## run 1
// alu16
module alu16(clk, rst, a, b, ctrl, res, R15);
	input clk, rst;
	input [15:0] a, b;
	input [3:0] ctrl;
	output reg [15:0] res;
	output reg [15:0] R15;
	wire [15:0] alu_res, alu_R15;
	wire res_we, R15_we;
	ALU u_alu(.a(a), .b(b), .ctrl(ctrl), .res(alu_res), .R15(alu_R15), .res_we(res_we), .R15_we(R15_we));
	always @(posedge clk, negedge rst) begin
		if (~rst) begin
			res <= 16'h0000;
			R15 <= 16'h0000;
		end
		else begin
			if (res_we)
				res <= alu_res;
			if (R15_we)
				R15 <= alu_R15;
		end
	end
endmodule
make LEC_CHECK=0 ABC_AREA=1 CAP_MARGIN=20 CELL_PAD_IN_SITES_DETAIL_PLACEMENT=1 CORE_MARGIN=2 CORE_UTILIZATION=57 CTS_CLUSTER_SIZE=88 GPL_TIMING_DRIVEN=1 PLACE_DENSITY_LB_ADDON=0.01 SETUP_SLACK_MARGIN=0.99 SLEW_MARGIN=20 finish   # period 40.0 ns
run.sh (not shown) runs the stock make flow with config.mk's settings and CLKGATE_MAP_FILE=.
Run 1 terminated abnormally: global routing reported GRT-0116.
diff inputs: run 1 => run 2
- SETUP_SLACK_MARGIN changed from 0.99 to 1.0
- ABC_AREA removed (was 1)
- GPL_TIMING_DRIVEN changed from 1 to 0
- CELL_PAD_IN_SITES_DETAIL_PLACEMENT removed (was 1)
- PLACE_DENSITY_LB_ADDON removed (was 0.01)
- CTS_CLUSTER_SIZE removed (was 88)
[summary]
Run 2 went all the way through the flow, and no timing, DRC or antenna check failed. Number of buffer cells added on primary ports, run 1 and run 2, higher one = run 1. Against run 1, run 2 comes in 15% lower on synthesized cell count. Run 1 has a higher total placed cells including tap cells than run 2. On run 2: xor-xnor portion of the synthesized cell area is 3.1 points higher than what run 1 gave. ~same starting utilization of the core area in run 1 and run 2.
Changes in run 3 relative to run 2:
- clearing GPL_TIMING_DRIVEN, which used to be 0
- putting TNS_END_PERCENT at 5 where nothing was set
- swapping 57 for 71 in CORE_UTILIZATION
- putting PLACE_DENSITY_LB_ADDON at 0.0 where nothing was set
- swapping 1.0 for 5.0 in SETUP_SLACK_MARGIN
==> comparison <==
In the tables for run 3 and run 2, cell total after placement reads lower with run 3. Re number of flops mapped to enable cells by yosys: no difference whatsoever between run 3 and run 2. Status(run 3) = ERROR, stage = global routing. Sort run 3 and run 2 by overall die width desc -> top: run 2. Reported for run 3 and run 2, area share of fa/ha/maj cells after synthesis turned out identical to the last digit.


Starting RTL as in the previous note.
Settings: LEC_CHECK=0, ABC_AREA=1, CAP_MARGIN=20, CELL_PAD_IN_SITES_DETAIL_PLACEMENT=0, CELL_PAD_IN_SITES_GLOBAL_PLACEMENT=1, CORE_ASPECT_RATIO=0.66, CORE_MARGIN=10, CORE_UTILIZATION=61, CTS_CLUSTER_DIAMETER=359, CTS_CLUSTER_SIZE=77, GPL_ROUTABILITY_DRIVEN=0, GPL_TIMING_DRIVEN=0, MAX_ROUTING_LAYER=met5, MIN_ROUTING_LAYER=met2, PLACE_DENSITY=0.76, SETUP_SLACK_MARGIN=5.0, SLEW_MARGIN=35, TNS_END_PERCENT=15; clock period 53.5 ns.
The starting point aborted during global routing (5_1_grt), error GRT-0116.
Change:
==> flow/config.mk (replaced) <==
export PLATFORM = sky130hd
export DESIGN_NAME = alu16
export DESIGN_NICKNAME = alu16
export VERILOG_FILES = /design/flow/design.v
export SDC_FILE = /design/flow/constraint.sdc
export NUM_CORES = 4
export LEC_CHECK = 0
export CAP_MARGIN = 20
export CELL_PAD_IN_SITES_DETAIL_PLACEMENT = 2
export CELL_PAD_IN_SITES_GLOBAL_PLACEMENT = 1
export CORE_MARGIN = 5
export CORE_UTILIZATION = 31
export CTS_CLUSTER_DIAMETER = 359
export CTS_CLUSTER_SIZE = 78
export GPL_ROUTABILITY_DRIVEN = 0
export HOLD_SLACK_MARGIN = 0.05
export MAX_ROUTING_LAYER = met4
export MIN_ROUTING_LAYER = met1
export PLACE_DENSITY = 0.76
export SETUP_SLACK_MARGIN = 5.0
export SLEW_MARGIN = 15
export TNS_END_PERCENT = 50
==> flow/constraint.sdc (replaced) <==
create_clock -name core_clock -period 25.8 [get_ports {clk}]
set_input_delay 5.1600 -clock core_clock [delete_from_list [all_inputs] [get_ports {clk}]]
set_output_delay 5.1600 -clock core_clock [all_outputs]
set_load 0.01 [all_outputs]
Outcome: The changed run never finished: it broke off in global routing (5_1_grt), error GRT-0232; die size came out higher by well over a third; synthesized area is about the same; synthesized cell count came out lower by about a fifth.


== build 50 ==
Starting RTL as in the previous note.
export LEC_CHECK = 0
export ABC_AREA = 1
export CAP_MARGIN = 20
export CELL_PAD_IN_SITES_DETAIL_PLACEMENT = 1
export CELL_PAD_IN_SITES_GLOBAL_PLACEMENT = 0
export CORE_ASPECT_RATIO = 0.65
export CORE_MARGIN = 2
export CORE_UTILIZATION = 72
export CTS_CLUSTER_SIZE = 88
export GPL_TIMING_DRIVEN = 1
export PLACE_DENSITY_LB_ADDON = 0.01
export SETUP_SLACK_MARGIN = 0.99
export SLEW_MARGIN = 20
create_clock -name core_clock -period 30.8 [get_ports {clk}]
Build 50 failed in detailed placement with DPL-0033.
Modified inputs, build 40 compared to build 50
==> flow/config.mk <==
export PLATFORM = sky130hd
export DESIGN_NAME = alu16
export DESIGN_NICKNAME = alu16
export VERILOG_FILES = /design/flow/design.v
export SDC_FILE = /design/flow/constraint.sdc
export NUM_CORES = 4
export LEC_CHECK = 0
export ABC_AREA = 1
export CAP_MARGIN = 20
export CORE_MARGIN = 2
export CORE_UTILIZATION = 58
export CTS_CLUSTER_DIAMETER = 24
export SETUP_SLACK_MARGIN = 5.0
export SLEW_MARGIN = 20
export TNS_END_PERCENT = 5
==> flow/constraint.sdc <==
create_clock -name core_clock -period 21.5 [get_ports {clk}]
set_input_delay 4.3000 -clock core_clock [delete_from_list [all_inputs] [get_ports {clk}]]
set_output_delay 4.3000 -clock core_clock [all_outputs]
set_load 0.01 [all_outputs]
==> results <==
- Build 40: all stages done; final checks FAILED (setup timing).
- Build 50 failed in detailed placement with DPL-0033.
- Diff build 50..build 40 | fraction of synthesized cell area in xor and xnor cells | negligible
- Changes observed in build 40 relative to build 50: tally of unique sky130hd cells used after synthesis was more or less identical, mapped cell area was more or less identical, area inside the core boundary went up by about 24%, number of rows created at floorplan went up by 38%.
- Cmp build 50 and build 40 / starting density of the core / lower: build 40
- | die area | build 40 vs build 50 | worse |
Inputs modified between build 40 and build 74:
--- a/flow/config.mk
+++ b/flow/config.mk
@@ -7,9 +7,6 @@
 export LEC_CHECK = 0
-export ABC_AREA = 1
 export CAP_MARGIN = 20
 export CORE_MARGIN = 2
-export CORE_UTILIZATION = 58
-export CTS_CLUSTER_DIAMETER = 24
-export SETUP_SLACK_MARGIN = 5.0
+export CORE_UTILIZATION = 21
+export SETUP_SLACK_MARGIN = 1.0
 export SLEW_MARGIN = 20
-export TNS_END_PERCENT = 5
==> flow/constraint.sdc <==
create_clock -name core_clock -period 42.8 [get_ports {clk}]
set_input_delay 8.5600 -clock core_clock [delete_from_list [all_inputs] [get_ports {clk}]]
set_output_delay 8.5600 -clock core_clock [all_outputs]
set_load 0.01 [all_outputs]
### Flow results
Build 74 finished every step from synthesis to the final layout, and the layout passed the timing, DRC and antenna checks. Number of cells traversed by the worst register-to-register path, build 74 and build 40, higher one = build 74. For build 74, the capturing instance or port of the critical path was res[12]$_DFFE_PN0P_, unlike build 40, where it was R15[14]$_DFFE_PN0P_. Cell depth of the worst min-delay path in build 74 is 1 below build 40. Against build 40, via count of the first global-routing pass in build 74 fell by more than 10%. Compound-cell area share of the yosys netlist ends up higher on build 74. Comparing the two runs side by side, build 74 comes out behind build 40 on worst-case hold slack. Diff build 40 -> build 74: critical path data required time rose by 21.30 ns, number of cells produced by synthesis fell by 501. Per the comparison of build 74 with build 40, xor/xnor cell area share of the yosys netlist shows an increase of 3.1 points; post-detailed-route via-to-cell ratio went down; pin count of the biggest net entering global routing picked up an extra 12. Run comparison: build 74 highest metal layer with signal wires met5; build 40 highest metal layer with signal wires met4.
> inputs changed (build 74 -> build 80)
--- a/flow/config.mk
+++ b/flow/config.mk
@@ -7,5 +7,8 @@
 export LEC_CHECK = 0
+export ABC_AREA = 1
 export CAP_MARGIN = 20
 export CORE_MARGIN = 2
-export CORE_UTILIZATION = 21
+export CORE_UTILIZATION = 65
+export CTS_CLUSTER_DIAMETER = 163
+export CTS_CLUSTER_SIZE = 98
 export SETUP_SLACK_MARGIN = 1.0
==> flow/constraint.sdc <==
create_clock -name core_clock -period 47.8 [get_ports {clk}]
set_input_delay 9.5600 -clock core_clock [delete_from_list [all_inputs] [get_ports {clk}]]
set_output_delay 9.5600 -clock core_clock [all_outputs]
set_load 0.01 [all_outputs]
==> results <==
In summary, build 80 completed successfully, with a layout that passed the timing, DRC and antenna checks.
Build 74 → build 80: combinational group share of total power dropped 2.0 points, die area dropped about 70%.
The summed standard-cell area reported by yosys on build 74 is in line with that on build 80.
Compared with build 74, build 80 shows a lower number of antenna violations at the first check in global routing.


The RTL this note starts from:
==> flow/design.v <==
module ALU (a,b,ctrl,res,R15,res_we,R15_we);
	input signed [15:0] a,b;
	input [3:0] ctrl;
	output reg signed [15:0] res;
	output reg signed [15:0] R15;
	output reg res_we, R15_we;
	always@(*)begin
		res = 16'sd0;
		R15 = 16'sd0;
		res_we = 1'b1;
		R15_we = 1'b0;
		case(ctrl)
			3'b000: begin
						res = a + b;
					end
			3'b001: begin
						res = a - b;
					end
			3'b010: begin
						{R15,res} = a * b;
						R15_we = 1'b1;
					end
			3'b011: begin
						R15_we = 1'b1;
						if (b == 16'sd0) begin
							res = -16'sd1;
							R15 = a;
						end
						else begin
							res = a / b;
							R15 = a % b;
						end
					end
			3'b100: begin
						res = a & b;
					end
			3'b101: begin
						res = a | b;
					end
			default: begin
						res_we = 1'b0;
					end
		endcase
	end
endmodule
module alu16(clk, rst, a, b, ctrl, res, R15);
	input clk, rst;
	input [15:0] a, b;
	input [3:0] ctrl;
	output reg [15:0] res;
	output reg [15:0] R15;
	wire [15:0] alu_res, alu_R15;
	wire res_we, R15_we;
	ALU u_alu(.a(a), .b(b), .ctrl(ctrl), .res(alu_res), .R15(alu_R15), .res_we(res_we), .R15_we(R15_we));
	always @(posedge clk, negedge rst) begin
		if (~rst) begin
			res <= 16'h0000;
			R15 <= 16'h0000;
		end
		else begin
			if (res_we)
				res <= alu_res;
			if (R15_we)
				R15 <= alu_R15;
		end
	end
endmodule
clock: 40.0 ns
lec_check: 0
cap_margin: 20
core_margin: 2
core_utilization: 69
cts_cluster_diameter: 219
cts_cluster_size: 15
setup_slack_margin: 5.0
slew_margin: 20
The first run never finished: it broke off in 5_1_grt.
Rerun with:
CTS_CLUSTER_DIAMETER = 28   (was 219)
TNS_END_PERCENT = 5   (was unset)
The new run finished clean.
Synthesized area does not change.
Synthesized cell count stays the same.
Die size stays the same.
Rerun with:
ABC_AREA = 1   (was unset)
CORE_MARGIN = 9   (was 2)
CORE_UTILIZATION = 58   (was 69)
CTS_CLUSTER_DIAMETER = 304   (was 28)
CTS_CLUSTER_SIZE = 93   (was 15)
SETUP_SLACK_MARGIN = unset   (was 5.0)
TNS_END_PERCENT = 15   (was 5)
Die size rose by a quarter to a third.
Total power shrinks by well over a third.
Area after synthesis stays flat.
Wire length came out lower by about a fifth.
Design area came out lower by roughly a tenth.
Final cell count went up by roughly a tenth.
Core utilization falls by 22 points.
Rerun with:
ABC_AREA = unset   (was 1)
CORE_MARGIN = 2   (was 9)
CORE_UTILIZATION = 68   (was 58)
CTS_CLUSTER_DIAMETER = 28   (was 304)
CTS_CLUSTER_SIZE = unset   (was 93)
MAX_ROUTING_LAYER = met4   (was unset)
SETUP_SLACK_MARGIN = 5.0   (was unset)
TNS_END_PERCENT = unset   (was 15)
What happened: Now the flow did not get past 5_1_grt with GRT-0232; die area went down by 25%; synthesized area stays flat; synthesized cell count drops by 15%.
Rerun with:
CORE_UTILIZATION = 65   (was 68)
CTS_CLUSTER_DIAMETER = unset   (was 28)
MAX_ROUTING_LAYER = unset   (was met4)
With this change the flow ran to the end with no violations.
Synthesized cell count does not change.
Die area went up by 4.5%.
Synthesized area does not change.
Rerun with:
CORE_UTILIZATION = 40   (was 65)
SETUP_SLACK_MARGIN = 1.0   (was 5.0)
What happened: The changed run ran to the end with no violations. Total power came out lower by about 18%. Cell area is lower by about 9%. Global-route usage goes down by 20 points. Utilization drops by 38 points. Via count fell by about 14%. Synthesized cell count does not change. Worst setup slack is worse by 1.1 ns. Combinational power goes down by about 19%.


// alu16: RTL as listed in full above, without the edits since
clock: 12.5 ns
lec_check: 0
cap_margin: 20
cell_pad_in_sites_detail_placement: 0
cell_pad_in_sites_global_placement: 1
core_margin: 2
core_utilization: 55
cts_cluster_diameter: 359
gpl_routability_driven: 0
max_routing_layer: met4
min_routing_layer: met1
place_density: 0.76
setup_slack_margin: 3.44
slew_margin: 20
tns_end_percent: 50
The baseline ran to the end with violations: negative setup slack.
Then changed:
--- a/flow/config.mk
+++ b/flow/config.mk
@@ -10,4 +10,4 @@
 export CELL_PAD_IN_SITES_GLOBAL_PLACEMENT = 1
-export CORE_MARGIN = 2
-export CORE_UTILIZATION = 55
+export CORE_MARGIN = 3
+export CORE_UTILIZATION = 48
 export CTS_CLUSTER_DIAMETER = 359
@@ -17,3 +17,3 @@
 export PLACE_DENSITY = 0.76
-export SETUP_SLACK_MARGIN = 3.44
+export SETUP_SLACK_MARGIN = 0.3
 export SLEW_MARGIN = 20
The changed run produced a layout that fails on negative setup slack.
Die size goes up by 16%.
Clock power goes down by about 7%.
Maximum frequency goes up by 1.4%.
Design area goes up by 1.9%.
Wire length goes down by 1.4%.
Global-route usage goes down by 7.2 points.
Then changed:
--- a/flow/config.mk
+++ b/flow/config.mk
@@ -10,11 +10,14 @@
 export CELL_PAD_IN_SITES_GLOBAL_PLACEMENT = 1
-export CORE_MARGIN = 3
-export CORE_UTILIZATION = 48
+export CORE_ASPECT_RATIO = 0.66
+export CORE_MARGIN = 4
+export CORE_UTILIZATION = 31
 export CTS_CLUSTER_DIAMETER = 359
+export CTS_CLUSTER_SIZE = 36
 export GPL_ROUTABILITY_DRIVEN = 0
+export GPL_TIMING_DRIVEN = 0
 export MAX_ROUTING_LAYER = met4
-export MIN_ROUTING_LAYER = met1
+export MIN_ROUTING_LAYER = met2
 export PLACE_DENSITY = 0.76
-export SETUP_SLACK_MARGIN = 0.3
-export SLEW_MARGIN = 20
-export TNS_END_PERCENT = 50
+export SETUP_SLACK_MARGIN = 5.0
+export SLEW_MARGIN = 15
+export TNS_END_PERCENT = 15
==> flow/constraint.sdc (replaced) <==
create_clock -name core_clock -period 53.5 [get_ports {clk}]
set_input_delay 10.7000 -clock core_clock [delete_from_list [all_inputs] [get_ports {clk}]]
set_output_delay 10.7000 -clock core_clock [all_outputs]
set_load 0.01 [all_outputs]
Result:
- The changed run never finished: it broke off in 5_1_grt (GRT-0116)
- die size is higher by 56%
- synthesized cell count is unchanged
- area after synthesis is unchanged
Then changed:
==> flow/config.mk (replaced) <==
export PLATFORM = sky130hd
export DESIGN_NAME = alu16
export DESIGN_NICKNAME = alu16
export VERILOG_FILES = /design/flow/design.v
export SDC_FILE = /design/flow/constraint.sdc
export NUM_CORES = 4
export LEC_CHECK = 0
export ABC_AREA = 1
export CAP_MARGIN = 20
export CELL_PAD_IN_SITES_DETAIL_PLACEMENT = 0
export CELL_PAD_IN_SITES_GLOBAL_PLACEMENT = 3
export CORE_ASPECT_RATIO = 1.99
export CORE_MARGIN = 3
export CORE_UTILIZATION = 35
export CTS_CLUSTER_DIAMETER = 359
export CTS_CLUSTER_SIZE = 99
export GPL_ROUTABILITY_DRIVEN = 0
export GPL_TIMING_DRIVEN = 0
export MAX_ROUTING_LAYER = met4
export MIN_ROUTING_LAYER = met1
export PLACE_DENSITY = 0.76
export SETUP_SLACK_MARGIN = 5.0
export SLEW_MARGIN = 20
export TNS_END_PERCENT = 50
==> flow/constraint.sdc (replaced) <==
create_clock -name core_clock -period 31.6 [get_ports {clk}]
set_input_delay 6.3200 -clock core_clock [delete_from_list [all_inputs] [get_ports {clk}]]
set_output_delay 6.3200 -clock core_clock [all_outputs]
set_load 0.01 [all_outputs]
What happened: This time the run finished but failed the layout checks on negative setup slack. Area after synthesis is about the same. Die area shrinks by 12%. Synthesized cell count rises by 17%.
Power and IR drop assume default switching activity.
